## run 1
## medianFilter
module medianFilter(
	output	[7:0]		out, 
	output 	[18:0]	out_address, 
	output				out_valid, 
	output	[18:0]	address_a, 
	output	[18:0]	address_b, 
	input		[7:0]		q_a, 
	input		[7:0]		q_b, 
	input					clk, 
	input 				rst
);
==> flow/config.mk <==
export PLATFORM = sky130hd
export DESIGN_NAME = medianFilter
export DESIGN_NICKNAME = medianFilter
export VERILOG_FILES = /design/flow/design.v
export SDC_FILE = /design/flow/constraint.sdc
export NUM_CORES = 4
export LEC_CHECK = 0
export CAP_MARGIN = 30
export CELL_PAD_IN_SITES_DETAIL_PLACEMENT = 2
export CELL_PAD_IN_SITES_GLOBAL_PLACEMENT = 3
export CORE_MARGIN = 6
export CORE_UTILIZATION = 41
export CTS_CLUSTER_SIZE = 42
export GPL_TIMING_DRIVEN = 0
export MAX_ROUTING_LAYER = met4
export MIN_ROUTING_LAYER = met1
export PLACE_DENSITY = 0.69
export SETUP_SLACK_MARGIN = 1.41
export SLEW_MARGIN = 20
export TNS_END_PERCENT = 90
==> flow/constraint.sdc <==
create_clock -name core_clock -period 7.0 [get_ports {clk}]
set_input_delay 1.4000 -clock core_clock [delete_from_list [all_inputs] [get_ports {clk}]]
set_output_delay 1.4000 -clock core_clock [all_outputs]
set_load 0.01 [all_outputs]
run.sh (not shown) runs the stock make flow with config.mk's settings and CLKGATE_MAP_FILE=.
Complete run, failing final checks: run 1, reason negative setup slack.
Changes in run 2 relative to run 1:
==> flow/config.mk <==
export PLATFORM = sky130hd
export DESIGN_NAME = medianFilter
export DESIGN_NICKNAME = medianFilter
export VERILOG_FILES = /design/flow/design.v
export SDC_FILE = /design/flow/constraint.sdc
export NUM_CORES = 4
export LEC_CHECK = 0
export ABC_AREA = 1
export CAP_MARGIN = 20
export CORE_MARGIN = 2
export CORE_UTILIZATION = 70
export HOLD_SLACK_MARGIN = -0.09
export SETUP_SLACK_MARGIN = -0.27
export SLEW_MARGIN = 20
==> flow/constraint.sdc <==
create_clock -name core_clock -period 4.6 [get_ports {clk}]
set_input_delay 0.9200 -clock core_clock [delete_from_list [all_inputs] [get_ports {clk}]]
set_output_delay 0.9200 -clock core_clock [all_outputs]
set_load 0.01 [all_outputs]
Results
Run 2 never completed, since it errored out during global routing (5_1_grt).
For mean area per synthesized cell, dividing the value from run 1 by the value from run 2 gives 1.2.
Gate count of the mapped netlist ends up higher on run 2.
Run 2 ended up with a lower post-CTS setup buffer count than run 1 did.
The post-CTS resize count in run 2 sits 29% below the value recorded for run 1.
[compare] base=run 1 new=run 2: die size now smaller; core box area moved down; setup slack at placement now sits lower.
Diff run 1 -> run 2: cell area after technology mapping went up 5.0%; synthesized chip area reported by yosys went up 1200 sq um.
Changes in run 3 relative to run 2:
diff --git a/flow/config.mk b/flow/config.mk
--- a/flow/config.mk
+++ b/flow/config.mk
@@ -7,8 +7,9 @@
 export LEC_CHECK = 0
-export ABC_AREA = 1
 export CAP_MARGIN = 20
 export CORE_MARGIN = 2
-export CORE_UTILIZATION = 70
-export HOLD_SLACK_MARGIN = -0.09
-export SETUP_SLACK_MARGIN = -0.27
+export CORE_UTILIZATION = 72
+export CTS_CLUSTER_DIAMETER = 30
+export CTS_CLUSTER_SIZE = 37
+export PLACE_DENSITY = 0.65
+export SETUP_SLACK_MARGIN = 0.5
 export SLEW_MARGIN = 20
==> flow/constraint.sdc <==
create_clock -name core_clock -period 2.84 [get_ports {clk}]
set_input_delay 0.5680 -clock core_clock [delete_from_list [all_inputs] [get_ports {clk}]]
set_output_delay 0.5680 -clock core_clock [all_outputs]
set_load 0.01 [all_outputs]
--- outcome ---
Tool error DPL-0038 stopped run 3 during clock tree synthesis (4_1_cts); no final results.
In the tables for run 3 and run 2, synthesized cell area reads higher with run 2.
For average cell area after synthesis, dividing the value from run 3 by the value from run 2 gives 1.2.
Delta (run 3 minus run 2): chip area line of the yosys report now smaller, core utilization at floorplan went up 2.6 points.
Per the comparison of run 3 with run 2, area of the chip saw a decrease; post-synthesis register bit count held; synthesized cell count fell by about 21%; pre-CTS setup slack has decreased; final estimated routing congestion in global placement roughly the same.
Min cell area reported after detailed placement across run 3 and run 2: run 2
Here is what was changed in the inputs of run 4 compared with run 3.
diff --git a/flow/config.mk b/flow/config.mk
--- a/flow/config.mk
+++ b/flow/config.mk
@@ -7,2 +7,3 @@
 export LEC_CHECK = 0
+export ABC_AREA = 1
 export CAP_MARGIN = 20
@@ -10,6 +11,5 @@
 export CORE_UTILIZATION = 72
-export CTS_CLUSTER_DIAMETER = 30
-export CTS_CLUSTER_SIZE = 37
-export PLACE_DENSITY = 0.65
-export SETUP_SLACK_MARGIN = 0.5
+export CTS_CLUSTER_DIAMETER = 29
+export PLACE_DENSITY = 0.6
+export SETUP_SLACK_MARGIN = 1.46
 export SLEW_MARGIN = 20
==> flow/constraint.sdc <==
create_clock -name core_clock -period 5.63 [get_ports {clk}]
set_input_delay 1.1260 -clock core_clock [delete_from_list [all_inputs] [get_ports {clk}]]
set_output_delay 1.1260 -clock core_clock [all_outputs]
set_load 0.01 [all_outputs]
[summary]
No final results exist for run 4, since it was stopped by error GRT-0232 during global routing (5_1_grt).
For number of cells in the yosys synthesis report, dividing the value from run 3 by the value from run 4 gives 0.79.
Measured against each other, run 3 and run 4 differ in die boundary height, the lower figure coming from run 3.
Run 4 vs run 3: synthesized cell count up
Compared with run 3, run 4 shows basic-gate share of the synthesized area counting and, or, nand and nor cells higher by 7.4 points.
Sort run 3 and run 4 by last weighted congestion value of the routability-driven placer, descending, and run 4 comes first.
Run 4 — mux contribution to synthesized area 2.3 points lower, run 3 as reference
Area of the placeable core, run 3 and run 4, lower one = run 3.
Run 4 vs run 3: chip area estimate from yosys synthesis up by a few percent
Adder-cell area share of the yosys netlist for run 4: 1.1 points down relative to run 3
Relative to run 4, the following input files were edited for run 5:
diff --git a/flow/config.mk b/flow/config.mk
--- a/flow/config.mk
+++ b/flow/config.mk
@@ -7,3 +7,2 @@
 export LEC_CHECK = 0
-export ABC_AREA = 1
 export CAP_MARGIN = 20
@@ -11,5 +10,4 @@
 export CORE_UTILIZATION = 72
-export CTS_CLUSTER_DIAMETER = 29
-export PLACE_DENSITY = 0.6
-export SETUP_SLACK_MARGIN = 1.46
+export CTS_CLUSTER_SIZE = 54
+export PLACE_DENSITY = 0.65
 export SLEW_MARGIN = 20
==> flow/constraint.sdc <==
create_clock -name core_clock -period 2.84 [get_ports {clk}]
set_input_delay 0.5680 -clock core_clock [delete_from_list [all_inputs] [get_ports {clk}]]
set_output_delay 0.5680 -clock core_clock [all_outputs]
set_load 0.01 [all_outputs]
--- outcome ---
- Adder-cell area share of the yosys netlist sits higher in run 5 than in run 4.
- Run 5 ended up with AND-OR/OR-AND gates as its prevailing logic family in the synthesized netlist; run 4 ended up with simple AND/OR/NAND/NOR gates.
- Xor-xnor portion of the synthesized cell area for run 5 is higher than for run 4.
- Run status, run 5: aborted in clock tree synthesis (4_1_cts), error DPL-0038
- Delta (run 5 minus run 4): effective utilization at floorplan now larger, post-synthesis mux area share picked up an extra 2.3 points.
- Comparing run 4 and run 5, the higher placed instance area is on run 5.
